==> design/flow/design.v <==
`timescale 1ns / 1ps
module FIR #
(
    parameter inbit = 11,		 
    parameter outbit = 23,		
    parameter n=32
)
(
    input rst,
    input clk,
    input wire signed [inbit-1:0] infix,
    output reg signed [outbit-1:0] outfix
);
reg signed [outbit-1:0] mul [0:31];
reg signed [outbit-1:0] add [0:30];
integer  i;
wire signed [outbit-1:0] sh1,sh2,sh3,sh5;
wire signed [outbit-1:0] w0,w1,w2,w3,w4,w5,w6,w7,w8,w9,w10,w11,w12,w13,w14;  
assign sh1 = infix<<1;
assign sh2 = infix<<2;
assign sh3 = infix<<3;
assign sh5 = infix<<5;
assign w0 = infix; 
assign w1 = sh1; 
assign w2 = -infix; 
assign w3 = -sh1-infix;	 
assign w4 = sh2;  
assign w5 = sh1+infix;  
assign w6 = -sh2-infix;	 
assign w7 = -sh2-sh1;	 
assign w8 =sh2+infix;	 
assign w9 = sh3+sh2;	 
assign w10 = -sh1;		 
assign w11 = -(infix<<4) - (sh2 + sh1);	 
assign w12 = -sh3-infix;			 
assign w13 = (sh5)+(sh3+sh2)+(sh1+infix);		 
assign w14 = (infix<<6)+(sh5+sh2)+(sh1+infix);		 
always @(posedge clk) begin
    if (rst) begin
		outfix <= 0;
    end else begin 
		outfix <= mul[0] +add[0];
	end
end
always @(posedge clk) begin
    if (rst) begin
        for(i=0;i<32;i=i+1)
			mul[i] <= 0;
    end else begin 
        mul[0] <= w0;
        mul[1] <= w1;
		mul[2] <= w2;
		mul[3] <= w3;
		mul[4] <=0;
		mul[5] <= w4;
		mul[6] <= w5;
		mul[7] <= w6;
		mul[8] <= w7;
		mul[9] <= w8;
		mul[10] <= w9;
		mul[11] <= w10;
		mul[12] <= w11;
		mul[13] <= w12;
		mul[14] <= w13;
		mul[15] <= w14;
		mul[16] <= w14;
		mul[17] <= w13;
		mul[18] <= w12;
		mul[19] <= w11;
		mul[20] <= w10;
		mul[21] <= w9;
		mul[22] <= w8;
		mul[23] <= w7;
		mul[24] <= w6;
		mul[25] <= w5;
		mul[26] <= w4;
		mul[27] <= 0;
		mul[28] <= w3;
		mul[29] <= w2;
		mul[30] <= w1;
		mul[31] <= w0;
    end
end
always @(posedge clk) begin
    if (rst) begin
        for(i=0;i<31;i=i+1)
			add[i] <= 0;
    end else begin 
        add[0] <= mul[1]+add[1];
        add[1] <= mul[2]+add[2];
		add[2] <= mul[3]+add[3];
		add[3] <= add[4];
		add[4] <= mul[5]+add[5];
		add[5] <= mul[6]+add[6];
		add[6] <= mul[7]+add[7];
		add[7] <= mul[8]+add[8];
		add[8] <= mul[9]+add[9];
		add[9] <= mul[10]+add[10];
		add[10] <= mul[11]+add[11];
		add[11] <= mul[12]+add[12];
		add[12] <= mul[13]+add[13];
		add[13] <= mul[14]+add[14];
		add[14] <= mul[15]+add[15];
		add[15] <= mul[16]+add[16];
		add[16] <= mul[17]+add[17];
		add[17] <= mul[18]+add[18];
		add[18] <= mul[19]+add[19];
		add[19] <= mul[20]+add[20];
		add[20] <= mul[21]+add[21];
		add[21] <= mul[22]+add[22];
		add[22] <= mul[23]+add[23];
		add[23] <= mul[24]+add[24];
		add[24] <= mul[25]+add[25];
		add[25] <= mul[26]+add[26];
		add[26] <= add[27];
		add[27] <= mul[28]+add[28];
		add[28] <= mul[29]+add[29];
		add[29] <= mul[30]+add[30];
		add[30] <= mul[31];
    end
end
endmodule
==> design/flow/run.sh <==
#!/bin/bash
# the make line also repeats each setting of config.mk as NAME=value (left out here)
make -C /OpenROAD-flow-scripts/flow DESIGN_CONFIG=/design/flow/config.mk WORK_HOME=/design/flow/orfs CLKGATE_MAP_FILE= finish
==> design/flow/config.mk <==
export PLATFORM = sky130hd
export DESIGN_NAME = FIR
export DESIGN_NICKNAME = FIR
export VERILOG_FILES = /design/flow/design.v
export SDC_FILE = /design/flow/constraint.sdc
export NUM_CORES = 4
export LEC_CHECK = 0
export ABC_AREA = 0
export CAP_MARGIN = 0
export CORE_MARGIN = 2
export CORE_UTILIZATION = 72
export CTS_CLUSTER_DIAMETER = 364
export CTS_CLUSTER_SIZE = 97
export PLACE_DENSITY = 0.41
export SETUP_SLACK_MARGIN = 0.62
export SLEW_MARGIN = 20
export TNS_END_PERCENT = 10
==> design/flow/constraint.sdc <==
create_clock -name core_clock -period 2.64 [get_ports {clk}]
set_input_delay 0.5280 -clock core_clock [delete_from_list [all_inputs] [get_ports {clk}]]
set_output_delay 0.5280 -clock core_clock [all_outputs]
set_load 0.01 [all_outputs]
==> results.yml, run 1 <==
# yosys + openroad results
die:
  dieArea_um2: 78400
  fp.dieW_um: 280
  die_y_um: 280
  fp_util_pct: 72.5
  core-area_um2: 75700
  ioPinCount: 36
  num_rows: 101
yosys:
  ff_type: "dfxtp_1"
  top_cells_by_area: "dfxtp_1, ha_1, nor2_1, xnor2_1, xor2_1"
  ys_sh_xor_pct: 9.61
  edf_count: 0
  ys_sh_adder_pct: 19.6
  mux_area_share_pct: 0.189
  synth.logic.top_family: "adder cells"
  ys_chip_area_um2: 54900
  async_flop_share_pct: 0
  synth_area_leader_cell: "dfxtp_1"
  syn_avg_cell_area_um2: 8.75
  synth_cell_types: 81
  aoi_share_pct: 18.8
  most_common_cell: "nor2_1"
  common_cells: "nor2_1, dfxtp_1, ha_1"
  yosys_warnings: 3
  synthesis.nets: 7107
  synth_flops: 881
  ys_sh_simple_pct: 17.1
  ys_seq_share_pct: 32.1
  ys_cells: 6273
  netlist_area_um2: 54900
  syn_inst: 6273
  top_cell_area_share_pct: 32.1
clocking:
  clock_path_buffers: 3
  cts_root_buffer: "clkbuf_16"
  h-tree-depth: 1
  cts_hold_buf: 0
  clock_sinks: 881
  cts_buffers: 13
status:
  failed_stage: "global routing"
  status: "aborted with a tool error"
  first-error: "[ERROR GRT-0232] Routing congestion too high. Check the congestion heatmap in the GUI."
placement:
  io_buffers: 35
  dp_hpwl_um: 136000
  gp_congestion: 1.00
grt:
  grt_overflow_total: 863
  grt_use_total_pct: 73.6
-- routing by layer --
metal	global-route usage, %	GRT overflow
met1	71.7	23
met2	94.7	462
met3	52.2	39
met4	77.3	335
met5	31.7	4
-- through the flow --
stage          cell area, um^2  cells  worst slack, ns  power, uW  hold WS [ns]
2_1_floorplan            55900   6273            -1.58      32800         0.414
3_3_place_gp             65200   8233            -2.20      41500         0.415
3_5_place_dp             65200   8233            -2.31      42600         0.425
4_1_cts                  68300   8348           -0.968      48700         0.183
-- timing repair --
action / 4_1_cts
resized: 443
endpoints found under the setup margin: 650
pin swaps: 273
cloned: 1
buffers inserted: 98
==> run 2, diff against run 1 <==
ABC_AREA = 1   (was 0)
CAP_MARGIN = 10   (was 0)
CORE_UTILIZATION = 70   (was 72)
CTS_CLUSTER_DIAMETER = 358   (was 364)
CTS_CLUSTER_SIZE = unset   (was 97)
PLACE_DENSITY = unset   (was 0.41)
SETUP_SLACK_MARGIN = -0.28   (was 0.62)
TNS_END_PERCENT = unset   (was 10)
clock period = 2.73 ns   (was 2.64 ns; I/O delays follow)
==> run 2 against run 1 <==
- the layout now fails its checks (setup timing)
- synthesized cell count is 55% higher
- die size is 20% higher
- area after synthesis is 17% higher
==> results.yml, run 2 <==
# yosys + openroad results
status:
  status: "complete, but fails checks"
  so_faults: "setup timing"
min_path:
  hold_path_startpoint: "rst"
  hold_class: "input pin to flip-flop"
  whs_path_depth: 2
  min_to: "add[30][0]"
clocking:
  clock_path_buffers: 3
  insertion_delay_ns: 0.71
  cts_hold_buf: 0
  h-tree-depth: 3
  path_clk_slew_ns: 0.07
  clock_sinks: 881
  cts_root_buffer: "clkbuf_16"
  cts_buffers: 92
  cts_tree: "done"
pwr:
  ir_drop_v: 0.000622
  intPower_uw: 31400
  power.density_nw_per_um2: 740
  p_comb_uw: 23900
  power_frac_comb_pct: 43.7
  powerSeq_uw: 17800
  clock_power_uw: 13000
  switching_share_pct: 42.6
  maxPowerGroup: "combinational logic"
  netSwitchingPower_uw: 23300
  p_seq_share_pct: 32.6
  leakage_uw: 0.0372
  total_power_uw: 54600
  clockPowerShare_pct: 23.7
timing:
  min_period_ns: 3.53
  fin_crit_sh_pct: 129
  worst_slack_ns: -0.802
  worstMarginPinSlew_ns: 0.903
  maxSlewViolCount: 0
  setup_violations: 53
  hold_viol: 0
  rsz0062_at_grt: "true"
  max_freq_mhz: 283
  fin_skew_ns: 0.0458
  slew_headroom_pct: 39.7
grt:
  grt_antenna_before_repair: 12
  grt_use_total_pct: 47.7
  grt_overflow_total: 0
  grt_max_degree: 93
  grt_pass1_wl_um: 353000
  grt_pass1_vias: 66158
critical_path:
  worstSetupPathType: "input pin to flip-flop"
  crit_cells: 19
  endpoint: "mul[16][15]"
  crit_buf_inv: 7
  start_kind: "input pin"
  slowest_stage: "fa_1"
  r2r_slack_ns: -0.14
  critPathTopFamily: "adder cells"
  r2r-end: "add[13][16]"
  worstReg2RegStart: "mul[16][0]"
  endpoint_kind: "flip-flop"
  critical_path.startpoint: "infix[3]"
  crit_chain: "buf_8 > clkinvlp_4 > ha_4 > inv_4 > nor3_4 > buf_4 > buf_4 > buf_4 > nand3_2 > o2111ai_4 > fa_1 > ha_4 > buf_4 > nand2_1 > nor2_4 > nand2_2 > o2111ai_2 > o21ai_1 > a21oi_1"
  arrival_ns: 4.04
  r2r_cells: 15
  crit_path_max_incr_delay_ns: 0.52
  cpMostUsedCell: "buf_4"
  cp_max_fo: 4
  required_ns: 3.24
layout:
  fillers: 6552
  final_area_um2: 73900
  combGateArea_um2: 42600
  nNetsFinal: 11061
  final_cells: 11480
  area_delta_synth_final_pct: 15.0
  seqCellArea_um2: 17600
yosys:
  ys_sh_adder_pct: 16.8
  async_flop_share_pct: 0
  mux_area_share_pct: 0
  synth.logic.top_family: "simple AND/OR/NAND/NOR gates"
  ys_sh_simple_pct: 27.9
  edf_count: 0
  most_common_cell: "nand2_1"
  ys_seq_share_pct: 27.5
  ys_sh_xor_pct: 0.999
  synth_cell_types: 51
  yosys_warnings: 3
  syn_avg_cell_area_um2: 6.63
  ys_cells: 9692
  ys_chip_area_um2: 64200
  netlist_area_um2: 64200
  synth_flops: 881
  ff_type: "dfxtp_1"
  top_cells_by_area: "dfxtp_1, ha_1, nand2_1, a21oi_1, nor2_1"
  synth_area_leader_cell: "dfxtp_1"
  aoi_share_pct: 19.0
  synthesis.nets: 10526
  top_cell_area_share_pct: 27.5
  common_cells: "nand2_1, nor2_1, inv_1"
  syn_inst: 9692
placement:
  place_inst: 11303
  gp_congestion: 1.14
  dpl_cell_area_um2: 70100
  io_buffers: 35
  dp_hpwl_um: 180000
detailed_routing:
  drt_wl_total_um: 234000
  drt_iter0_markers: 9333
  firstDrtPassIters: 13
  ant_nets: 0
  viasPerCell: 6.19
  wl_per_cell_um: 20.4
  drcViolationCount: 0
  num_vias: 71117
die:
  core-area_um2: 91200
  ioPinCount: 36
  num_rows: 111
  fp_util_pct: 70.4
  dieArea_um2: 94200
  die_y_um: 307
  fp.dieW_um: 307
job:
  tool_warnings: 56
  drv_cap: 0
[run 2: through the flow]
stage          setup slack [ns]  hold slack (ns)  utilization (%)  TNS [ns]
2_1_floorplan            -0.951            0.388                -    -25.69
3_3_place_gp              -1.52            0.390             76.8    -98.79
3_5_place_dp              -1.57            0.392             76.8   -106.97
4_1_cts                  -0.295            0.204             80.5     -5.84
5_1_grt                  -0.822            0.211             81.0    -17.21
6_report                 -0.802            0.201             81.0     -7.91
[run 2: layout make-up]
| cell class | instances | area share (%) |
|---|---|---|
| multi-input cells | 7480 | 57.6 |
| clock inverters | 40 | 0.659 |
| inverters | 1219 | 6.25 |
| well taps | 1186 | 2.01 |
| flip-flops and latches | 881 | 23.9 |
| clock buffers | 118 | 3.43 |
| diodes | 3 | 0.0102 |
| repair buffers | 553 | 6.18 |
[run 2: layer usage]
layer | GRT usage (%) | vias up | part of all wire (%)
met3 | 10.3 | 1359 | 10
li1 | - | 33335 | -
met1 | 54.9 | 31956 | 36
met2 | 74.8 | 4453 | 43
met5 | 0 | - | 0.039
met4 | 42.6 | 14 | 11
[run 2: what timing repair did]
| item | in CTS | in global routing |
|---|---|---|
| gates resized | 85 | 110 |
| setup buffers | 16 | 16 |
| endpoints found under the setup margin | 54 | 35 |
| pin swaps | 46 | 67 |
| endpoints found under the hold margin | 0 | 0 |
==> run 3, diff against run 2 <==
ABC_AREA = 0   (was 1)
CAP_MARGIN = 30   (was 10)
CELL_PAD_IN_SITES_DETAIL_PLACEMENT = 2   (was unset)
CELL_PAD_IN_SITES_GLOBAL_PLACEMENT = 2   (was unset)
CORE_MARGIN = 7   (was 2)
CORE_UTILIZATION = 61   (was 70)
CTS_CLUSTER_DIAMETER = 101   (was 358)
CTS_CLUSTER_SIZE = 37   (was unset)
GPL_TIMING_DRIVEN = 0   (was unset)
MAX_ROUTING_LAYER = met4   (was unset)
MIN_ROUTING_LAYER = met2   (was unset)
PLACE_DENSITY = 0.38   (was unset)
SETUP_SLACK_MARGIN = 0.65   (was -0.28)
SLEW_MARGIN = 5   (was 20)
clock period = 2.98 ns   (was 2.73 ns; I/O delays follow)
==> run 3 against run 2 <==
- the flow now stops in global placement without I/O
- area after synthesis decreased by 15%
- die size increased by 4.6%
- synthesized cell count decreased by 35%
==> results.yml, run 3 <==
# yosys + openroad results
yosys:
  netlist_area_um2: 54900
  edf_count: 0
  syn_inst: 6273
  ff_type: "dfxtp_1"
  synth_area_leader_cell: "dfxtp_1"
  synth_flops: 881
  synth.logic.top_family: "adder cells"
  top_cell_area_share_pct: 32.1
  top_cells_by_area: "dfxtp_1, ha_1, nor2_1, xnor2_1, xor2_1"
  ys_cells: 6273
  ys_sh_xor_pct: 9.61
  ys_seq_share_pct: 32.1
  synthesis.nets: 7107
  synth_cell_types: 81
  yosys_warnings: 3
  most_common_cell: "nor2_1"
  syn_avg_cell_area_um2: 8.75
  common_cells: "nor2_1, dfxtp_1, ha_1"
  ys_chip_area_um2: 54900
  ys_sh_adder_pct: 19.6
  aoi_share_pct: 18.8
  ys_sh_simple_pct: 17.1
  async_flop_share_pct: 0
  mux_area_share_pct: 0.189
status:
  status: "aborted with a tool error"
  failed_stage: "global placement without I/O"
  first-error: "[ERROR GPL-0301] Utilization 110.432 % exceeds 100%."
die:
  core-area_um2: 88800
  dieArea_um2: 98600
  die_y_um: 314
  fp.dieW_um: 314
  num_rows: 109
  fp_util_pct: 61.8
==> run 4, diff against run 3 <==
CAP_MARGIN = 40   (was 30)
CORE_MARGIN = 2   (was 7)
CORE_UTILIZATION = 72   (was 61)
CTS_CLUSTER_DIAMETER = unset   (was 101)
CTS_CLUSTER_SIZE = unset   (was 37)
MIN_ROUTING_LAYER = unset   (was met2)
SLEW_MARGIN = 35   (was 5)
clock period = 2.52 ns   (was 2.98 ns; I/O delays follow)
==> run 4 against run 3 <==
- the run again fails in global placement without I/O
- die size is 20% lower
- area after synthesis unchanged
- synthesized cell count unchanged
==> results.yml, run 4 <==
# yosys + openroad results
yosys:
  synthesis.nets: 7107
  synth_cell_types: 81
  netlist_area_um2: 54900
  synth.logic.top_family: "adder cells"
  async_flop_share_pct: 0
  common_cells: "nor2_1, dfxtp_1, ha_1"
  most_common_cell: "nor2_1"
  synth_flops: 881
  synth_area_leader_cell: "dfxtp_1"
  ys_sh_simple_pct: 17.1
  edf_count: 0
  ys_cells: 6273
  yosys_warnings: 3
  ys_sh_adder_pct: 19.6
  top_cell_area_share_pct: 32.1
  top_cells_by_area: "dfxtp_1, ha_1, nor2_1, xnor2_1, xor2_1"
  ys_chip_area_um2: 54900
  mux_area_share_pct: 0.189
  syn_inst: 6273
  syn_avg_cell_area_um2: 8.75
  aoi_share_pct: 18.8
  ff_type: "dfxtp_1"
  ys_sh_xor_pct: 9.61
  ys_seq_share_pct: 32.1
die:
  die_y_um: 280
  dieArea_um2: 78400
  fp.dieW_um: 280
  fp_util_pct: 72.5
  core-area_um2: 75700
  num_rows: 101
status:
  failed_stage: "global placement without I/O"
  first-error: "[ERROR GPL-0301] Utilization 129.950 % exceeds 100%."
  status: "aborted with a tool error"
==> run 5, diff against run 4 <==
ABC_AREA = 1   (was 0)
CAP_MARGIN = 20   (was 40)
CELL_PAD_IN_SITES_DETAIL_PLACEMENT = unset   (was 2)
CELL_PAD_IN_SITES_GLOBAL_PLACEMENT = unset   (was 2)
CORE_UTILIZATION = 40   (was 72)
GPL_TIMING_DRIVEN = unset   (was 0)
MAX_ROUTING_LAYER = unset   (was met4)
PLACE_DENSITY = 0.51   (was 0.38)
SETUP_SLACK_MARGIN = -0.17   (was 0.65)
SLEW_MARGIN = 20   (was 35)
clock period = 4.2 ns   (was 2.52 ns; I/O delays follow)
==> run 5 against run 4 <==
- area after synthesis is 17% higher
- synthesized cell count is 55% higher
- die size is 110% higher
- now clean on timing, DRC and antenna
==> results.yml, run 5 <==
# yosys + openroad results
critical_path:
  r2r_cells: 12
  r2r-end: "add[28][18]"
  r2r_slack_ns: 0.76
  crit_buf_inv: 6
  cp_max_fo: 4
  slowest_stage: "fa_1"
  crit_cells: 19
  worstReg2RegStart: "mul[16][0]"
  required_ns: 4.81
  endpoint_kind: "flip-flop"
  critPathTopFamily: "adder cells"
  start_kind: "input pin"
  arrival_ns: 4.67
  critical_path.startpoint: "infix[3]"
  endpoint: "mul[16][15]"
  worstSetupPathType: "input pin to flip-flop"
  crit_path_max_incr_delay_ns: 0.53
  crit_chain: "clkdlybuf4s50_1 > inv_1 > ha_1 > a21oi_1 > buf_4 > o21ai_0 > a21oi_1 > o21ai_1 > xor2_1 > inv_1 > fa_1 > ha_1 > nand2_1 > o21ai_0 > buf_4 > nand2_1 > o2111ai_1 > buf_4 > a21oi_1"
yosys:
  synth_cell_types: 51
  ys_sh_xor_pct: 0.999
  syn_inst: 9692
  syn_avg_cell_area_um2: 6.63
  async_flop_share_pct: 0
  mux_area_share_pct: 0
  ys_sh_simple_pct: 27.9
  yosys_warnings: 3
  common_cells: "nand2_1, nor2_1, inv_1"
  aoi_share_pct: 19.0
  ys_chip_area_um2: 64200
  ff_type: "dfxtp_1"
  top_cell_area_share_pct: 27.5
  synthesis.nets: 10526
  ys_cells: 9692
  netlist_area_um2: 64200
  ys_sh_adder_pct: 16.8
  ys_seq_share_pct: 27.5
  edf_count: 0
  top_cells_by_area: "dfxtp_1, ha_1, nand2_1, a21oi_1, nor2_1"
  synth_area_leader_cell: "dfxtp_1"
  synth_flops: 881
  most_common_cell: "nand2_1"
  synth.logic.top_family: "simple AND/OR/NAND/NOR gates"
layout:
  combGateArea_um2: 41600
  area_delta_synth_final_pct: 12.4
  fillers: 16958
  nNetsFinal: 10761
  seqCellArea_um2: 17600
min_path:
  hold_path_startpoint: "add[11][0]"
  hold_class: "flip-flop to flip-flop"
  min_to: "add[10][0]"
  whs_path_depth: 2
timing:
  fin_skew_ns: 0.0364
  hold_viol: 0
  max_freq_mhz: 246
  slew_headroom_pct: 28.6
  min_period_ns: 4.06
  maxSlewViolCount: 0
  setup_violations: 0
  worstMarginPinSlew_ns: 1.07
  fin_crit_sh_pct: 96.6
  fin_tns_setup_ns: 0
clocking:
  clock_path_buffers: 3
  path_clk_slew_ns: 0.07
  cts_root_buffer: "clkbuf_16"
  cts_buffers: 103
  clock_sinks: 881
  cts_tree: "done"
  insertion_delay_ns: 0.75
  cts_hold_buf: 0
  h-tree-depth: 3
grt:
  use_met3_pct: 4.12
  busiest_layer: "met1"
  grt_overflow_total: 0
  use_met2_pct: 45.1
  use_met1_pct: 45.9
  grt_use_total_pct: 30.9
  grt_max_degree: 142
  grt_pass1_wl_um: 382000
  grt_antenna_before_repair: 28
  grt_pass1_vias: 60694
pwr:
  leakage_uw: 0.0359
  power_frac_comb_pct: 39.7
  netSwitchingPower_uw: 15100
  maxPowerGroup: "combinational logic"
  power.density_nw_per_um2: 497
  ir_drop_v: 0.000444
  switching_share_pct: 42.1
  p_seq_share_pct: 32.6
  clock_power_uw: 9940
  powerSeq_uw: 11700
  intPower_uw: 20800
  p_comb_uw: 14300
  total_power_uw: 35900
  clockPowerShare_pct: 27.7
die:
  dieArea_um2: 164000
  ioPinCount: 36
  fp.dieW_um: 405
  core-area_um2: 160000
  fp_util_pct: 40.1
  num_rows: 147
  die_y_um: 405
detailed_routing:
  drcViolationCount: 0
  drt_wl_total_um: 259000
  ant_nets: 0
  num_vias: 64811
  wl_per_cell_um: 21.4
  drt_iter0_markers: 5581
  viasPerCell: 5.35
  firstDrtPassIters: 6
job:
  tool_warnings: 57
  drv_cap: 0
status:
  status: "complete, no violations"
placement:
  gp_congestion: 0.964
  io_buffers: 35
  dp_hpwl_um: 210000
## run 5: area by class of cell
cell class                      instances  share of cell area [%]
Clock inverter                         61                    1.21
Multi-Input combinational cell       7480                    57.6
Clock buffer                          133                    4.00
Sequential cell                       881                    24.4
Timing Repair Buffer                  242                    2.78
Tap cell                             2086                    3.61
Inverter                             1219                    6.35
Antenna cell                            7                  0.0243
## run 5: per-layer routing
metal	part of all wire, %	wire [um]	vias up
met5	0.036	94	-
met4	3.8	9780	16
met3	6.1	15700	315
met2	40	105000	1962
met1	50	128000	29823
li1	-	-	32695
## run 5: per-stage QoR
stage / instance area (um^2) / setup WS (ns) / utilization [%] / hold slack (ns) / instances
after detailed placement: 68400 / -0.673 / 42.7 / 0.392 / 11908
after CTS: 72200 / 0.105 / 45.1 / 0.391 / 12102
final: 72200 / 0.141 / 45.1 / 0.391 / 12109
after floorplan: 64200 / -0.115 / - / 0.388 / 9692
after global routing: 72200 / -0.149 / 45.1 / 0.416 / 12102
after global placement: 68400 / -0.703 / 42.7 / 0.389 / 11908
## run 5: timing repair
item | 4_1_cts | 5_1_grt
setup endpoints to repair | 0 | 7
resized | 0 | 7
buffers inserted | 0 | 0
==> run 6, diff against run 5 <==
CORE_UTILIZATION = 70   (was 40)
CTS_CLUSTER_SIZE = 36   (was unset)
PLACE_DENSITY = unset   (was 0.51)
SETUP_SLACK_MARGIN = -0.18   (was -0.17)
clock period = 3.35 ns   (was 4.2 ns; I/O delays follow)
==> run 6 against run 5 <==
- the layout now fails its checks (setup timing)
- core utilization rose by 34 points
- clock skew fell by 0.0055 ns
- count of clock-buffer cells in the layout fell by 18
- routed wire length fell by 12%
- register-to-register slack got worse by 0.77 ns
- design area fell by 0.28%
- final cell count fell by 6.6%
- die size fell by 42%
- highest routed layer unchanged
==> results.yml, run 6 <==
# yosys + openroad results
status:
  status: "complete, but fails checks"
  so_faults: "setup timing"
detailed_routing:
  num_vias: 69916
  ant_nets: 0
  wl_per_cell_um: 20.2
  firstDrtPassIters: 8
  drcViolationCount: 0
  drt_wl_total_um: 228000
  drt_iter0_markers: 8793
  viasPerCell: 6.18
yosys:
  syn_avg_cell_area_um2: 6.63
  async_flop_share_pct: 0
  aoi_share_pct: 19.0
  netlist_area_um2: 64200
  mux_area_share_pct: 0
  synthesis.nets: 10526
  synth.logic.top_family: "simple AND/OR/NAND/NOR gates"
  ff_type: "dfxtp_1"
  synth_flops: 881
  synth_cell_types: 51
  common_cells: "nand2_1, nor2_1, inv_1"
  ys_sh_simple_pct: 27.9
  top_cell_area_share_pct: 27.5
  ys_cells: 9692
  ys_chip_area_um2: 64200
  yosys_warnings: 3
  most_common_cell: "nand2_1"
  syn_inst: 9692
  ys_sh_xor_pct: 0.999
  synth_area_leader_cell: "dfxtp_1"
  ys_seq_share_pct: 27.5
  top_cells_by_area: "dfxtp_1, ha_1, nand2_1, a21oi_1, nor2_1"
  ys_sh_adder_pct: 16.8
  edf_count: 0
critical_path:
  crit_chain: "dlygate4sd2_1 > clkinvlp_4 > ha_4 > a21o_1 > a31o_2 > xor2_2 > inv_1 > ha_1 > ha_1 > ha_2 > fa_2 > nand3_1 > nand2_2 > a21boi_2 > o21bai_1 > buf_4 > o21ai_1 > a21oi_1"
  crit_buf_inv: 4
  cp_max_fo: 4
  r2r_slack_ns: -0.01
  arrival_ns: 3.99
  endpoint: "mul[16][12]"
  cpMostUsedCell: "ha_1"
  worstReg2RegStart: "mul[16][0]"
  required_ns: 3.93
  worstSetupPathType: "input pin to flip-flop"
  r2r_cells: 12
  endpoint_kind: "flip-flop"
  critical_path.startpoint: "infix[3]"
  start_kind: "input pin"
  slowest_stage: "fa_2"
  critPathTopFamily: "adder cells"
  crit_path_max_incr_delay_ns: 0.41
  crit_cells: 18
  r2r-end: "add[1][18]"
grt:
  grt_antenna_before_repair: 10
  use_met2_pct: 73.9
  grt_use_total_pct: 47.1
  grt_max_degree: 79
  busiest_layer: "met2"
  use_met1_pct: 53.9
  grt_overflow_total: 0
  grt_pass1_wl_um: 349000
  use_met3_pct: 11.1
  grt_pass1_vias: 65347
timing:
  worst_slack_ns: -0.0579
  min_period_ns: 3.41
  fin_skew_ns: 0.0309
  hold_viol: 0
  maxSlewViolCount: 0
  slew_headroom_pct: 35.0
  setup_violations: 10
  worstMarginPinSlew_ns: 0.973
  max_freq_mhz: 293
  fin_crit_sh_pct: 102
pwr:
  intPower_uw: 25100
  power_frac_comb_pct: 42.1
  power.density_nw_per_um2: 606
  ir_drop_v: 0.000518
  p_comb_uw: 18400
  netSwitchingPower_uw: 18500
  clockPowerShare_pct: 24.6
  maxPowerGroup: "combinational logic"
  powerSeq_uw: 14500
  p_seq_share_pct: 33.3
  clock_power_uw: 10800
  leakage_uw: 0.0363
  switching_share_pct: 42.4
die:
  num_rows: 111
  die_y_um: 307
  ioPinCount: 36
  fp.dieW_um: 307
  core-area_um2: 91200
  dieArea_um2: 94200
  fp_util_pct: 70.4
clocking:
  cts_hold_buf: 0
  h-tree-depth: 3
  cts_buffers: 93
  clock_path_buffers: 3
  clock_sinks: 881
  insertion_delay_ns: 0.70
  cts_tree: "done"
  cts_root_buffer: "clkbuf_16"
  path_clk_slew_ns: 0.06
layout:
  final_util_pct: 78.9
  nNetsFinal: 10883
  combGateArea_um2: 42000
  seqCellArea_um2: 17600
  fillers: 6899
  final_area_um2: 72000
  area_delta_synth_final_pct: 12.1
min_path:
  min_to: "add[9][0]"
  whs_path_depth: 2
  hold_class: "flip-flop to flip-flop"
  hold_path_startpoint: "add[10][0]"
job:
  drv_cap: 0
  tool_warnings: 54
placement:
  gp_congestion: 1.12
  io_buffers: 35
  dpl_cell_area_um2: 68600
  dp_hpwl_um: 177000
-- run 6: routing by layer --
metal	vias to the layer above	share of wire [%]
met3	1315	11
met2	4269	43
met1	31363	36
li1	32955	-
met5	-	0.041
met4	14	10
-- run 6: layout make-up --
cell class,instances,area share (%)
well taps,1186,2.06
multi-input cells,7480,58.3
inverters,1219,6.41
clock buffers,115,3.63
repair buffers,374,4.31
clock inverters,49,0.719
flip-flops and latches,881,24.5
diodes,8,0.0278
-- run 6: repair_timing --
item | CTS | global route
buffers inserted | 5 | 5
setup endpoints to repair | 14 | 33
resized | 15 | 27
pin swaps | 5 | 13
-- run 6: stage by stage --
stage / TNS [ns] / hold slack (ns) / setup slack (ns) / instances / power (uW)
final: -0.228 / 0.393 / -0.0579 / 11312 / 43700
after global routing: -2.84 / 0.423 / -0.284 / 11304 / 45800
after CTS: -2.00 / 0.398 / -0.162 / 11299 / 42600
after detailed placement: -46.79 / 0.395 / -1.14 / 11131 / 31900
after global placement: -40.45 / 0.389 / -1.05 / 11131 / 31500
after floorplan: -5.34 / 0.388 / -0.455 / 9692 / 25500
==> run 7, diff against run 6 <==
ABC_AREA = 0   (was 1)
CAP_MARGIN = 40   (was 20)
CELL_PAD_IN_SITES_DETAIL_PLACEMENT = 0   (was unset)
CELL_PAD_IN_SITES_GLOBAL_PLACEMENT = 0   (was unset)
CTS_CLUSTER_SIZE = unset   (was 36)
GPL_TIMING_DRIVEN = 1   (was unset)
MAX_ROUTING_LAYER = met4   (was unset)
SETUP_SLACK_MARGIN = unset   (was -0.18)
SLEW_MARGIN = 35   (was 20)
clock period = 3.66 ns   (was 3.35 ns; I/O delays follow)
==> run 7 against run 6 <==
- the layout still fails its checks (setup timing)
- flip-flop count did not move
- count of clock-buffer cells in the layout increased by 14
- setup slack worse by 0.27 ns
- worst hold slack improved by 0.037 ns
- global-route usage decreased by 6.2 points
- first-iteration DRC count is 64% lower
- highest routed layer is now met4
==> results.yml, run 7 <==
# yosys + openroad results
clocking:
  cts_buffers: 94
  clock_sinks: 881
  clock_path_buffers: 3
  cts_tree: "done"
  path_clk_slew_ns: 0.06
  h-tree-depth: 3
  cts_root_buffer: "clkbuf_16"
  insertion_delay_ns: 0.69
die:
  ioPinCount: 36
  core-area_um2: 77600
  dieArea_um2: 80700
  die_y_um: 284
  fp.dieW_um: 284
  fp_util_pct: 70.7
  num_rows: 102
detailed_routing:
  drt_wl_total_um: 164000
  antennaDiodeCount: 0
  num_vias: 47802
  wl_per_cell_um: 21.1
  drcViolationCount: 0
  viasPerCell: 6.12
  firstDrtPassIters: 7
  drt_iter0_markers: 3154
  ant_nets: 0
pwr:
  clockPowerShare_pct: 25.9
  leakage_uw: 0.0299
  p_comb_uw: 16100
  powerSeq_uw: 12900
  netSwitchingPower_uw: 14400
  clock_power_uw: 10100
  switching_share_pct: 36.8
  maxPowerGroup: "combinational logic"
  intPower_uw: 24700
  power.density_nw_per_um2: 618
  ir_drop_v: 0.000498
  p_seq_share_pct: 33.0
  power_frac_comb_pct: 41.1
critical_path:
  worstSetupPathType: "input pin to flip-flop"
  crit_buf_inv: 3
  r2r_cells: 14
  required_ns: 4.20
  crit_path_max_incr_delay_ns: 0.48
  endpoint_kind: "flip-flop"
  arrival_ns: 4.53
  critical_path.startpoint: "infix[0]"
  cp_max_fo: 3
  endpoint: "mul[16][15]"
  slowest_stage: "o41a_1"
  critPathTopFamily: "adder cells"
  worstReg2RegStart: "mul[16][0]"
  crit_cells: 20
  start_kind: "input pin"
  r2r_slack_ns: 0.14
  r2r-end: "add[25][22]"
  crit_chain: "buf_8 > ha_4 > fa_2 > a21oi_2 > nor2_2 > nor2_2 > xnor2_2 > fa_1 > inv_1 > fa_1 > ha_4 > a21oi_4 > nor2b_1 > o21a_1 > o41a_1 > a31oi_4 > buf_4 > o21ai_2 > xnor2_1 > nor2_1"
placement:
  dpl_cell_area_um2: 59300
  place_inst: 7617
  dp_hpwl_um: 123000
  io_buffers: 35
  gp_congestion: 0.973
timing:
  worst_slack_ns: -0.326
  fin_tns_setup_ns: -2.00
  hold_viol: 0
  fin_crit_sh_pct: 109
  worstMarginPinSlew_ns: 0.819
  slew_headroom_pct: 45.4
  min_period_ns: 3.99
  setup_violations: 11
  whs_ns: 0.430
  max_freq_mhz: 251
  maxSlewViolCount: 0
  fin_skew_ns: 0.0269
  rsz0062_at_grt: "true"
yosys:
  aoi_share_pct: 18.8
  top_cells_by_area: "dfxtp_1, ha_1, nor2_1, xnor2_1, xor2_1"
  synth.logic.top_family: "adder cells"
  ys_cells: 6273
  ys_seq_share_pct: 32.1
  most_common_cell: "nor2_1"
  ys_chip_area_um2: 54900
  ys_sh_xor_pct: 9.61
  async_flop_share_pct: 0
  ys_sh_adder_pct: 19.6
  netlist_area_um2: 54900
  ff_type: "dfxtp_1"
  edf_count: 0
  mux_area_share_pct: 0.189
  syn_avg_cell_area_um2: 8.75
  common_cells: "nor2_1, dfxtp_1, ha_1"
  synth_cell_types: 81
  syn_inst: 6273
  synth_flops: 881
  ys_sh_simple_pct: 17.1
  synthesis.nets: 7107
  top_cell_area_share_pct: 32.1
  synth_area_leader_cell: "dfxtp_1"
  yosys_warnings: 3
status:
  status: "complete, but fails checks"
  so_faults: "setup timing"
layout:
  area_delta_synth_final_pct: 15.1
  final_cells: 7806
  nNetsFinal: 7524
  final_area_um2: 63200
min_path:
  whs_path_depth: 1
  min_to: "add[26][1]"
  hold_path_startpoint: "add[27][1]"
  hold_class: "flip-flop to flip-flop"
grt:
  grt_antenna_before_repair: 0
  grt_overflow_total: 0
  grt_pass1_wl_um: 254000
  grt_max_degree: 206
  grt_use_total_pct: 40.9
  grt_pass1_vias: 48461
job:
  tool_warnings: 64
  drv_cap: 0
run 7: cell type report:
type	count	area [um^2]
well taps	1040	1300
clock inverters	43	589
inverters	252	966
repair buffers	442	3580
multi-input cells	5019	36400
flip-flops and latches	881	17600
clock buffers	129	2690
fillers	5105	14400
run 7: what timing repair did:
item | CTS | global route
gates resized | 46 | 70
pin swaps | 28 | 52
setup buffers | 6 | 16
setup endpoints to repair | 38 | 33
hold buffers | 0 | 0
hold endpoints to repair | 0 | 0
run 7: per-stage QoR:
step / utilization, % / worst slack (ns) / total power, uW
global placement: 76.4 / -1.42 / 27700
finish: 81.4 / -0.326 / 39100
detailed placement: 76.5 / -1.50 / 28100
global route: 81.4 / -0.439 / 41100
CTS: 80.9 / -0.223 / 38400
floorplan: - / -0.765 / 23400
run 7: per-layer routing:
metal  global-route usage, %  vias up  part of all wire (%)
met5                       -        -                     0
met4                    29.0        0                   8.6
met3                    5.71      752                   5.6
met2                    71.4     1630                    49
met1                    42.3    22471                    37
li1                        -    22949                     -
==> run 8, diff against run 7 <==
ABC_AREA = unset   (was 0)
CAP_MARGIN = 20   (was 40)
CELL_PAD_IN_SITES_DETAIL_PLACEMENT = unset   (was 0)
CELL_PAD_IN_SITES_GLOBAL_PLACEMENT = unset   (was 0)
CORE_UTILIZATION = 67   (was 70)
CTS_CLUSTER_SIZE = 35   (was unset)
GPL_TIMING_DRIVEN = unset   (was 1)
MAX_ROUTING_LAYER = unset   (was met4)
SETUP_SLACK_MARGIN = -0.17   (was unset)
SLEW_MARGIN = 20   (was 35)
clock period = 2.83 ns   (was 3.66 ns; I/O delays follow)
==> run 8 against run 7 <==
- fails the layout checks on capacitance limit, slew limit, setup timing
- clock power is 49% higher
- setup slack worse by 1.4 ns
- sequential power is 33% higher
- area after synthesis stayed put
- clock skew is 0.024 ns higher
- sequential share of layout area is 3.8 points lower
- critical path depth is 2 higher
- combinational power is about 80% higher
- flip-flop count stayed put
- first-iteration DRC count went up to 2.7 times the previous value
- critical endpoint is now mul[16][17]
==> results.yml, run 8 <==
# yosys + openroad results
status:
  status: "complete, but fails checks"
  so_faults: "capacitance limit, slew limit, setup timing"
die:
  dieArea_um2: 84200
  num_rows: 104
  core-area_um2: 80800
  fp_util_pct: 67.9
  fp.dieW_um: 290
  ioPinCount: 36
  die_y_um: 290
yosys:
  netlist_area_um2: 54900
  top_cells_by_area: "dfxtp_1, ha_1, nor2_1, xnor2_1, xor2_1"
  syn_avg_cell_area_um2: 8.75
  ys_sh_adder_pct: 19.6
  common_cells: "nor2_1, dfxtp_1, ha_1"
  ff_type: "dfxtp_1"
  async_flop_share_pct: 0
  top_cell_area_share_pct: 32.1
  ys_sh_xor_pct: 9.61
  mux_area_share_pct: 0.189
  ys_cells: 6273
  synth_flops: 881
  synthesis.nets: 7107
  ys_seq_share_pct: 32.1
  most_common_cell: "nor2_1"
  ys_chip_area_um2: 54900
  ys_sh_simple_pct: 17.1
  aoi_share_pct: 18.8
  synth_cell_types: 81
  edf_count: 0
  yosys_warnings: 3
  synth_area_leader_cell: "dfxtp_1"
  synth.logic.top_family: "adder cells"
  syn_inst: 6273
timing:
  rsz0062_at_grt: "true"
  setup_violations: 357
  slew_headroom_pct: -4.28
  maxSlewViolCount: 2
  worst_slack_ns: -1.76
  hold_viol: 0
  fin_skew_ns: 0.0506
  max_freq_mhz: 218
  fin_crit_sh_pct: 162
  min_period_ns: 4.59
  worstMarginPinSlew_ns: 1.55
  whs_ns: 0.243
min_path:
  min_to: "add[27][17]"
  hold_class: "input pin to flip-flop"
  whs_path_depth: 2
  hold_path_startpoint: "rst"
critical_path:
  start_kind: "input pin"
  critical_path.startpoint: "infix[1]"
  cp_max_fo: 4
  cpMostUsedCell: "nor2_1"
  crit_buf_inv: 4
  critPathTopFamily: "AND-OR/OR-AND gates"
  worstReg2RegStart: "mul[16][5]"
  slowest_stage: "o41a_1"
  r2r_slack_ns: -0.89
  crit_path_max_incr_delay_ns: 0.54
  endpoint: "mul[16][17]"
  required_ns: 3.40
  crit_cells: 22
  crit_chain: "buf_8 > buf_6 > clkinvlp_4 > ha_4 > a21o_1 > a21oi_4 > o21bai_1 > a21oi_2 > o21ai_2 > a21o_1 > a21oi_2 > xor2_2 > inv_1 > fa_1 > ha_4 > nor2_1 > nor2_1 > o41a_1 > a31oi_4 > o21bai_1 > xnor2_1 > nor2_1"
  r2r-end: "add[14][21]"
  arrival_ns: 5.16
  worstSetupPathType: "input pin to flip-flop"
  endpoint_kind: "flip-flop"
  r2r_cells: 10
grt:
  grt_max_degree: 163
  grt_antenna_before_repair: 29
  grt_overflow_total: 0
  grt_pass1_wl_um: 301000
  grt_use_total_pct: 45.2
  grt_pass1_vias: 55733
detailed_routing:
  drcViolationCount: 0
  viasPerCell: 6.88
  ant_nets: 0
  drt_wl_total_um: 238000
  drt_iter0_markers: 8480
  firstDrtPassIters: 14
  wl_per_cell_um: 27.9
  num_vias: 58758
placement:
  pre_cts_slack_ns: -2.15
  dp_hpwl_um: 131000
  io_buffers: 35
  dpl_cell_area_um2: 63700
  gp_congestion: 0.997
pwr:
  power.density_nw_per_um2: 833
  p_comb_uw: 28900
  ir_drop_v: 0.00108
  maxPowerGroup: "combinational logic"
  netSwitchingPower_uw: 24600
  clockPowerShare_pct: 24.6
  total_power_uw: 61000
  leakage_uw: 0.0344
  powerSeq_uw: 17100
  switching_share_pct: 40.4
  clock_power_uw: 15000
  p_seq_share_pct: 28.0
  power_frac_comb_pct: 47.4
  intPower_uw: 36300
layout:
  area_delta_synth_final_pct: 33.4
  nNetsFinal: 8190
  combGateArea_um2: 40400
  seqCellArea_um2: 17700
  final_area_um2: 73200
  fillers: 3345
clocking:
  cts_buffers: 97
  clock_sinks: 881
  insertion_delay_ns: 0.71
  cts_root_buffer: "clkbuf_16"
  path_clk_slew_ns: 0.07
  clock_path_buffers: 3
  cts_hold_buf: 0
  cts_tree: "done"
  h-tree-depth: 3
job:
  tool_warnings: 65
  drv_cap: 1
[run 8: repair_timing]
action / CTS / global route
endpoints found under the setup margin: 213 / 302
gates cloned: 1 / 0
setup buffers: 125 / 118
gates resized: 543 / 415
pin swaps: 351 / 417
[run 8: area by class of cell]
cell class / instances / share of cell area, %
clock buffer: 126 / 3.81
antenna: 37 / 0.126
tap: 1060 / 1.81
inverter: 252 / 1.37
timing repair buffer: 1105 / 12.3
sequential: 881 / 24.1
multi-input combinational: 5019 / 55.2
clock inverter: 56 / 1.26
[run 8: routing by layer]
layer / part of all wire (%) / wire length (um) / global-route usage [%]
met1: 31 / 74000 / 45.4
met2: 43 / 103000 / 79.1
met3: 12 / 28900 / 10.0
met4: 13 / 31900 / 40.0
met5: 0.25 / 591 / 0
[run 8: per-stage QoR]
stage	setup TNS (ns)	instances	util, %
2_1_floorplan	-33.85	6273	-
3_5_place_dp	-168.89	8154	78.9
3_3_place_gp	-157.65	8154	78.9
6_report	-102.60	8536	90.6
5_1_grt	-130.26	8507	90.5
4_1_cts	-45.29	8431	87.4
==> run 9, diff against run 8 <==
CORE_UTILIZATION = 64   (was 67)
CTS_CLUSTER_DIAMETER = 369   (was unset)
CTS_CLUSTER_SIZE = unset   (was 35)
PLACE_DENSITY = 0.35   (was unset)
SETUP_SLACK_MARGIN = 1.42   (was -0.17)
clock period = 4.77 ns   (was 2.83 ns; I/O delays follow)
==> run 9 against run 8 <==
- setup slack better by 2.3 ns
- the run now finishes clean
- design area down 12%
- largest power group unchanged
- total power down 50%
- flip-flop count unchanged
- die size up 4.6%
- count of clock-buffer cells in the layout up 16
- critical path depth unchanged
- highest routed layer unchanged
- final cell count down 8.9%
- synthesized cell count unchanged
- via count down 21%
- clock skew down 0.027 ns
==> results.yml, run 9 <==
# yosys + openroad results
pwr:
  p_seq_share_pct: 32.5
  switching_share_pct: 36.5
  clockPowerShare_pct: 26.6
  power_frac_comb_pct: 40.9
  leakage_uw: 0.0297
  clock_power_uw: 8070
  netSwitchingPower_uw: 11100
  intPower_uw: 19300
  p_comb_uw: 12400
  power.density_nw_per_um2: 473
  maxPowerGroup: "combinational logic"
  ir_drop_v: 0.000413
  powerSeq_uw: 9880
min_path:
  min_to: "add[26][22]"
  whs_path_depth: 1
  hold_class: "flip-flop to flip-flop"
  hold_path_startpoint: "add[27][22]"
critical_path:
  start_kind: "input pin"
  worstReg2RegStart: "mul[16][0]"
  endpoint: "mul[16][14]"
  critical_path.startpoint: "infix[1]"
  r2r_cells: 15
  crit_chain: "buf_8 > buf_6 > clkinvlp_4 > ha_4 > a21o_1 > a21oi_2 > o21bai_1 > a21oi_2 > xor2_1 > inv_1 > fa_1 > ha_4 > buf_6 > a21o_1 > a21oi_2 > nor2b_2 > o21a_1 > o41ai_4 > o21a_1 > buf_4 > xor2_1 > nor2_1"
  endpoint_kind: "flip-flop"
  cp_max_fo: 4
  required_ns: 5.30
  cpMostUsedCell: "a21oi_2"
  crit_path_max_incr_delay_ns: 0.54
  slowest_stage: "fa_1"
  worstSetupPathType: "input pin to flip-flop"
  arrival_ns: 4.75
  r2r-end: "add[12][20]"
  critPathTopFamily: "AND-OR/OR-AND gates"
  crit_buf_inv: 6
  r2r_slack_ns: 1.42
  crit_cells: 22
clocking:
  cts_tree: "done"
  h-tree-depth: 3
  clock_sinks: 881
  cts_hold_buf: 0
  path_clk_slew_ns: 0.06
  cts_root_buffer: "clkbuf_16"
  clock_path_buffers: 3
  insertion_delay_ns: 0.70
  cts_buffers: 97
yosys:
  ys_chip_area_um2: 54900
  most_common_cell: "nor2_1"
  syn_inst: 6273
  synth_area_leader_cell: "dfxtp_1"
  syn_avg_cell_area_um2: 8.75
  ys_seq_share_pct: 32.1
  netlist_area_um2: 54900
  synthesis.nets: 7107
  edf_count: 0
  ys_sh_adder_pct: 19.6
  ff_type: "dfxtp_1"
  top_cells_by_area: "dfxtp_1, ha_1, nor2_1, xnor2_1, xor2_1"
  yosys_warnings: 3
  synth_cell_types: 81
  synth_flops: 881
  ys_sh_xor_pct: 9.61
  mux_area_share_pct: 0.189
  top_cell_area_share_pct: 32.1
  ys_sh_simple_pct: 17.1
  common_cells: "nor2_1, dfxtp_1, ha_1"
  async_flop_share_pct: 0
  aoi_share_pct: 18.8
  ys_cells: 6273
  synth.logic.top_family: "adder cells"
timing:
  worstMarginPinSlew_ns: 1.22
  setup_violations: 0
  hold_viol: 0
  max_freq_mhz: 237
  fin_tns_setup_ns: 0
  maxSlewViolCount: 0
  slew_headroom_pct: 18.9
  fin_skew_ns: 0.0233
  rsz0062_at_grt: "true"
  fin_crit_sh_pct: 88.4
  min_period_ns: 4.22
  whs_ns: 0.433
grt:
  grt_pass1_vias: 46509
  grt_overflow_total: 0
  grt_use_total_pct: 35.4
  grt_pass1_wl_um: 247000
  grt_antenna_before_repair: 3
  grt_max_degree: 219
status:
  status: "complete, no violations"
placement:
  io_buffers: 35
  dp_hpwl_um: 120000
  gp_congestion: 0.960
detailed_routing:
  wl_met2_um: 81100
  wl_met1_um: 63400
  viasPerCell: 5.94
  num_vias: 46221
  met3_length_um: 6810
  drcViolationCount: 0
  ant_nets: 0
  firstDrtPassIters: 6
  drt_iter0_markers: 2946
  drt_wl_total_um: 162000
  top_layer_used: "met5"
  wl_per_cell_um: 20.8
die:
  dieArea_um2: 88100
  core-area_um2: 85000
  die_y_um: 297
  num_rows: 107
  fp_util_pct: 64.6
  ioPinCount: 36
  fp.dieW_um: 297
layout:
  seqCellArea_um2: 17600
  nNetsFinal: 7389
  fillers: 6300
  combGateArea_um2: 38000
  area_delta_synth_final_pct: 17.0
  final_util_pct: 75.5
job:
  drv_cap: 0
  tool_warnings: 62
## run 9: timing repair
action / in CTS / in global routing
gates resized: 152 / 266
buffers inserted: 43 / 74
endpoints found under the hold margin: 0 / 0
pin swaps: 66 / 154
cloned: 0 / 1
endpoints found under the setup margin: 222 / 145
## run 9: area by class of cell
type / count / share of cell area [%]
Inverter: 252 / 1.57
Multi-Input combinational cell: 5019 / 59.3
Clock buffer: 142 / 4.52
Antenna cell: 1 / 0.00390
Sequential cell: 881 / 27.5
Clock inverter: 33 / 0.817
Timing Repair Buffer: 304 / 4.12
Tap cell: 1144 / 2.23
## run 9: metal layers
metal / up-vias / global-route usage, %
li1: 22690 / -
met1: 21849 / 38.8
met2: 1163 / 64.8
met3: 515 / 4.56
met4: 4 / 21.2
met5: - / 0
## run 9: through the flow
stage / cells / instance area (um^2) / total power (uW) / worst slack (ns)
floorplan: 6273 / 55600 / 18100 / 0.139
global placement: 7482 / 58000 / 21000 / -0.511
detailed placement: 7482 / 58000 / 21200 / -0.578
CTS: 7700 / 62300 / 29700 / 0.548
global route: 7775 / 64200 / 32000 / 0.402
finish: 7776 / 64200 / 30400 / 0.552
==> run 10, diff against run 9 <==
CORE_UTILIZATION = 65   (was 64)
CTS_CLUSTER_DIAMETER = unset   (was 369)
PLACE_DENSITY = unset   (was 0.35)
SETUP_SLACK_MARGIN = 0.67   (was 1.42)
clock period = 2.84 ns   (was 4.77 ns; I/O delays follow)
==> run 10 against run 9 <==
- the run now fails in global routing
- synthesized cell count stayed put
- area after synthesis did not move
- die size shrank 1.5%
==> results.yml, run 10 <==
# yosys + openroad results
yosys:
  netlist_area_um2: 54900
  synth_flops: 881
  ys_chip_area_um2: 54900
  aoi_share_pct: 18.8
  ys_seq_share_pct: 32.1
  common_cells: "nor2_1, dfxtp_1, ha_1"
  edf_count: 0
  syn_avg_cell_area_um2: 8.75
  yosys_warnings: 3
  ys_cells: 6273
  ys_sh_simple_pct: 17.1
  synth_cell_types: 81
  top_cells_by_area: "dfxtp_1, ha_1, nor2_1, xnor2_1, xor2_1"
  syn_inst: 6273
  ys_sh_adder_pct: 19.6
  most_common_cell: "nor2_1"
  ff_type: "dfxtp_1"
  synthesis.nets: 7107
  mux_area_share_pct: 0.189
  synth_area_leader_cell: "dfxtp_1"
  ys_sh_xor_pct: 9.61
  async_flop_share_pct: 0
  synth.logic.top_family: "adder cells"
  top_cell_area_share_pct: 32.1
grt:
  grt_use_total_pct: 71.0
  grt_overflow_total: 491
clocking:
  clock_sinks: 881
  h-tree-depth: 3
  cts_buffers: 94
  cts_root_buffer: "clkbuf_16"
  clock_path_buffers: 3
die:
  num_rows: 106
  ioPinCount: 36
  fp_util_pct: 65.6
  die_y_um: 295
  core-area_um2: 83700
  fp.dieW_um: 295
  dieArea_um2: 86800
status:
  failed_stage: "global routing"
  status: "aborted with a tool error"
  first-error: "[ERROR GRT-0232] Routing congestion too high. Check the congestion heatmap in the GUI."
placement:
  gp_congestion: 0.968
  io_buffers: 35
  place_inst: 8146
  dp_hpwl_um: 131000
  dpl_cell_area_um2: 64300
## run 10: repair_timing
| action | CTS |
|---|---|
| endpoints found under the hold margin | 0 |
| resized | 949 |
| hold buffers | 0 |
| buffers inserted | 213 |
| pin swaps | 620 |
| setup endpoints to repair | 583 |
## run 10: routing by layer
layer | global-route usage [%] | GRT overflow
met3 | 50.0 | 13
met1 | 69.5 | 10
met4 | 74.3 | 179
met5 | 24.2 | 2
met2 | 92.0 | 287
## run 10: through the flow
stage	hold slack (ns)	setup slack (ns)
4_1_cts	0.274	-0.921
2_1_floorplan	0.414	-1.41
3_5_place_dp	0.421	-2.16
3_3_place_gp	0.416	-2.06
==> run 11, diff against run 10 <==
ABC_AREA = 1   (was unset)
CAP_MARGIN = 15   (was 20)
CORE_UTILIZATION = 70   (was 65)
CTS_CLUSTER_SIZE = 36   (was unset)
SETUP_SLACK_MARGIN = -0.25   (was 0.67)
clock period = 3.47 ns   (was 2.84 ns; I/O delays follow)
==> run 11 against run 10 <==
- the layout now fails its checks (setup timing)
- area after synthesis up 17%
- die size up 8.6%
- synthesized cell count up 55%
==> results.yml, run 11 <==
# yosys + openroad results
yosys:
  common_cells: "nand2_1, nor2_1, inv_1"
  synthesis.nets: 10526
  yosys_warnings: 3
  ff_type: "dfxtp_1"
  ys_chip_area_um2: 64200
  ys_cells: 9692
  netlist_area_um2: 64200
  top_cells_by_area: "dfxtp_1, ha_1, nand2_1, a21oi_1, nor2_1"
  syn_inst: 9692
  edf_count: 0
  synth_area_leader_cell: "dfxtp_1"
  ys_sh_xor_pct: 0.999
  synth_cell_types: 51
  ys_seq_share_pct: 27.5
  async_flop_share_pct: 0
  synth.logic.top_family: "simple AND/OR/NAND/NOR gates"
  aoi_share_pct: 19.0
  synth_flops: 881
  top_cell_area_share_pct: 27.5
  most_common_cell: "nand2_1"
  syn_avg_cell_area_um2: 6.63
  ys_sh_simple_pct: 27.9
  ys_sh_adder_pct: 16.8
  mux_area_share_pct: 0
die:
  fp_util_pct: 70.4
  die_y_um: 307
  dieArea_um2: 94200
  num_rows: 111
  ioPinCount: 36
  core-area_um2: 91200
  fp.dieW_um: 307
grt:
  grt_antenna_before_repair: 16
  grt_pass1_vias: 64961
  use_met3_pct: 14.1
  grt_use_total_pct: 48.8
  grt_max_degree: 177
  use_met2_pct: 72.3
  use_met1_pct: 60.4
  grt_pass1_wl_um: 359000
  grt_overflow_total: 0
  busiest_layer: "met2"
min_path:
  min_to: "add[29][0]"
  hold_path_startpoint: "add[30][0]"
  hold_class: "flip-flop to flip-flop"
  whs_path_depth: 2
critical_path:
  cp_max_fo: 5
  critPathTopFamily: "adder cells"
  r2r-end: "add[10][17]"
  crit_path_max_incr_delay_ns: 0.46
  crit_chain: "clkdlybuf4s50_1 > ha_2 > fa_1 > nand3_1 > nand2_1 > xor2_2 > inv_2 > fa_1 > inv_1 > fa_1 > ha_4 > a21oi_2 > nand2_2 > a31oi_1 > inv_1 > nand3_1 > nand3_1 > nand2_1 > nor2_1"
  required_ns: 4.09
  r2r_cells: 10
  r2r_slack_ns: -0.01
  crit_cells: 19
  start_kind: "input pin"
  worstSetupPathType: "input pin to flip-flop"
  arrival_ns: 4.21
  worstReg2RegStart: "mul[16][1]"
  slowest_stage: "fa_1"
  critical_path.startpoint: "infix[0]"
  endpoint_kind: "flip-flop"
  crit_buf_inv: 4
  endpoint: "mul[16][17]"
pwr:
  powerSeq_uw: 14000
  switching_share_pct: 42.7
  power.density_nw_per_um2: 600
  total_power_uw: 43300
  clock_power_uw: 11100
  clockPowerShare_pct: 25.7
  power_frac_comb_pct: 41.9
  p_comb_uw: 18200
  p_seq_share_pct: 32.4
  netSwitchingPower_uw: 18500
  leakage_uw: 0.0364
  ir_drop_v: 0.000593
  maxPowerGroup: "combinational logic"
  intPower_uw: 24800
timing:
  setup_violations: 7
  min_period_ns: 3.59
  slew_headroom_pct: 22.1
  fin_skew_ns: 0.0517
  maxSlewViolCount: 0
  max_freq_mhz: 278
  worst_slack_ns: -0.124
  worstMarginPinSlew_ns: 1.17
  fin_crit_sh_pct: 104
  hold_viol: 0
detailed_routing:
  firstDrtPassIters: 16
  wl_per_cell_um: 20.9
  drt_wl_total_um: 237000
  num_vias: 70590
  viasPerCell: 6.23
  drcViolationCount: 0
  drt_iter0_markers: 10024
  ant_nets: 0
clocking:
  cts_hold_buf: 0
  insertion_delay_ns: 0.73
  clock_path_buffers: 3
  cts_tree: "done"
  h-tree-depth: 3
  cts_buffers: 94
  cts_root_buffer: "clkbuf_16"
  path_clk_slew_ns: 0.07
  clock_sinks: 881
job:
  drv_cap: 0
  tool_warnings: 57
layout:
  area_delta_synth_final_pct: 12.3
  nNetsFinal: 10891
  final_cells: 11323
placement:
  place_inst: 11139
  io_buffers: 35
  dp_hpwl_um: 184000
  gp_congestion: 1.12
status:
  so_faults: "setup timing"
  status: "complete, but fails checks"
run 11: area by class of cell:
| cell class | count | area [um^2] |
|---|---|---|
| Sequential cell | 881 | 17600 |
| Tap cell | 1186 | 1480 |
| Fill cell | 6882 | 19100 |
| Antenna cell | 3 | 7.51 |
| Inverter | 1219 | 4610 |
| Timing Repair Buffer | 381 | 3130 |
| Clock inverter | 54 | 731 |
| Multi-Input combinational cell | 7480 | 41900 |
| Clock buffer | 119 | 2670 |
run 11: per-stage QoR:
step	instance area, um^2	utilization [%]	setup TNS, ns	setup slack (ns)	hold slack [ns]
floorplan	64500	-	-4.14	-0.365	0.388
global placement	68600	75.1	-40.28	-1.01	0.390
detailed placement	68600	75.1	-50.01	-1.08	0.394
CTS	72000	78.9	-2.30	-0.237	0.397
global route	72200	79.1	-4.85	-0.345	0.408
finish	72200	79.1	-0.461	-0.124	0.395
run 11: timing repair:
| item | CTS | global route |
|---|---|---|
| endpoints found under the setup margin | 8 | 19 |
| gates resized | 1 | 35 |
| pin swaps | 0 | 17 |
| cloned | 0 | 0 |
| buffers inserted | 0 | 8 |
| hold endpoints to repair | 0 | 0 |
run 11: routing by layer:
layer / wire, um / part of all wire [%]
met1: 87600 / 37
met2: 95700 / 40
met3: 32300 / 14
met4: 20900 / 8.8
met5: 211 / 0.089
==> run 12, diff against run 11 <==
CORE_UTILIZATION = 72   (was 70)
CTS_CLUSTER_DIAMETER = 395   (was unset)
CTS_CLUSTER_SIZE = 74   (was 36)
HOLD_SLACK_MARGIN = 0.27   (was unset)
SETUP_SLACK_MARGIN = 0.28   (was -0.25)
SLEW_MARGIN = 40   (was 20)
clock period = 2.3 ns   (was 3.47 ns; I/O delays follow)
==> run 12 against run 11 <==
- the flow now stops in global routing
- die size fell by 2.7%
- synthesized cell count did not move
- area after synthesis did not move
==> results.yml, run 12 <==
# yosys + openroad results
yosys:
  netlist_area_um2: 64200
  ys_cells: 9692
  synthesis.nets: 10526
  synth.logic.top_family: "simple AND/OR/NAND/NOR gates"
  ys_seq_share_pct: 27.5
  ys_sh_xor_pct: 0.999
  top_cell_area_share_pct: 27.5
  async_flop_share_pct: 0
  common_cells: "nand2_1, nor2_1, inv_1"
  yosys_warnings: 3
  top_cells_by_area: "dfxtp_1, ha_1, nand2_1, a21oi_1, nor2_1"
  syn_avg_cell_area_um2: 6.63
  edf_count: 0
  aoi_share_pct: 19.0
  ys_sh_adder_pct: 16.8
  most_common_cell: "nand2_1"
  synth_area_leader_cell: "dfxtp_1"
  mux_area_share_pct: 0
  ff_type: "dfxtp_1"
  ys_sh_simple_pct: 27.9
  ys_chip_area_um2: 64200
  synth_cell_types: 51
  syn_inst: 9692
  synth_flops: 881
clocking:
  h-tree-depth: 1
  cts_buffers: 15
  clock_path_buffers: 3
  clock_sinks: 881
  cts_root_buffer: "clkbuf_16"
placement:
  pre_cts_slack_ns: -1.95
  io_buffers: 35
  dp_hpwl_um: 195000
  gp_congestion: 1.20
die:
  num_rows: 109
  fp_util_pct: 72.7
  fp.dieW_um: 303
  die_y_um: 303
  ioPinCount: 36
  dieArea_um2: 91600
  core-area_um2: 88400
status:
  failed_stage: "global routing"
  first-error: "[ERROR GRT-0116] Global routing finished with congestion. Check the congestion regions in the DRC Viewer."
  status: "aborted with a tool error"
grt:
  grt_overflow_total: 46
  grt_use_total_pct: 73.2
[run 12: what timing repair did]
action | in CTS
setup endpoints to repair | 618
pin swaps | 359
resized | 867
hold buffers | 2
buffers inserted | 223
gates cloned | 2
hold endpoints to repair | 17
[run 12: metal layers]
metal  GRT usage [%]  GRT overflow
met5            32.0             0
met4            69.7            20
met2            90.7            17
met3            57.9             8
met1            73.2             1
[run 12: through the flow]
| step | instances | area (um^2) |
|---|---|---|
| 2_1_floorplan | 9692 | 66600 |
| 3_3_place_gp | 11570 | 74300 |
| 3_5_place_dp | 11570 | 74300 |
| 4_1_cts | 11814 | 79800 |
==> run 13, diff against run 12 <==
ABC_AREA = 0   (was 1)
CAP_MARGIN = 30   (was 15)
CELL_PAD_IN_SITES_DETAIL_PLACEMENT = 2   (was unset)
CELL_PAD_IN_SITES_GLOBAL_PLACEMENT = 1   (was unset)
CORE_ASPECT_RATIO = 1.88   (was unset)
CORE_MARGIN = 7   (was 2)
CORE_UTILIZATION = 67   (was 72)
CTS_CLUSTER_DIAMETER = 101   (was 395)
CTS_CLUSTER_SIZE = 57   (was 74)
GPL_TIMING_DRIVEN = 0   (was unset)
HOLD_SLACK_MARGIN = unset   (was 0.27)
MAX_ROUTING_LAYER = met4   (was unset)
MIN_ROUTING_LAYER = met2   (was unset)
PLACE_DENSITY = 0.38   (was unset)
SETUP_SLACK_MARGIN = 0.65   (was 0.28)
SLEW_MARGIN = 5   (was 40)
clock period = 2.98 ns   (was 2.3 ns; I/O delays follow)
==> run 13 against run 12 <==
- the run fails in detailed placement
- synthesized cell count is 35% lower
- area after synthesis down 15%
- die size down 1.2%
==> results.yml, run 13 <==
# yosys + openroad results
yosys:
  edf_count: 0
  ys_sh_simple_pct: 17.1
  syn_avg_cell_area_um2: 8.75
  netlist_area_um2: 54900
  ys_seq_share_pct: 32.1
  most_common_cell: "nor2_1"
  ys_sh_xor_pct: 9.61
  async_flop_share_pct: 0
  ys_sh_adder_pct: 19.6
  ys_chip_area_um2: 54900
  mux_area_share_pct: 0.189
  ff_type: "dfxtp_1"
  synthesis.nets: 7107
  ys_cells: 6273
  synth_area_leader_cell: "dfxtp_1"
  aoi_share_pct: 18.8
  synth_flops: 881
  top_cell_area_share_pct: 32.1
  yosys_warnings: 3
  common_cells: "nor2_1, dfxtp_1, ha_1"
  top_cells_by_area: "dfxtp_1, ha_1, nor2_1, xnor2_1, xor2_1"
  synth.logic.top_family: "adder cells"
  synth_cell_types: 81
  syn_inst: 6273
die:
  core-area_um2: 80900
  num_rows: 143
  fp.dieW_um: 223
  fp_util_pct: 67.9
  ioPinCount: 36
  die_y_um: 406
  dieArea_um2: 90500
placement:
  io_buffers: 34
  gp_congestion: 1.29
status:
  failed_stage: "detailed placement"
  status: "aborted with a tool error"
  first-error: "[ERROR DPL-0033] detailed placement checks failed during check placement."
[run 13: stage by stage]
stage,cells,TNS (ns),setup WS [ns],cell area [um^2],power (uW)
floorplan,6273,-24.66,-1.30,56600,29300
global placement,7394,-553.02,-3.93,58300,34000
Power and IR drop assume default switching activity.
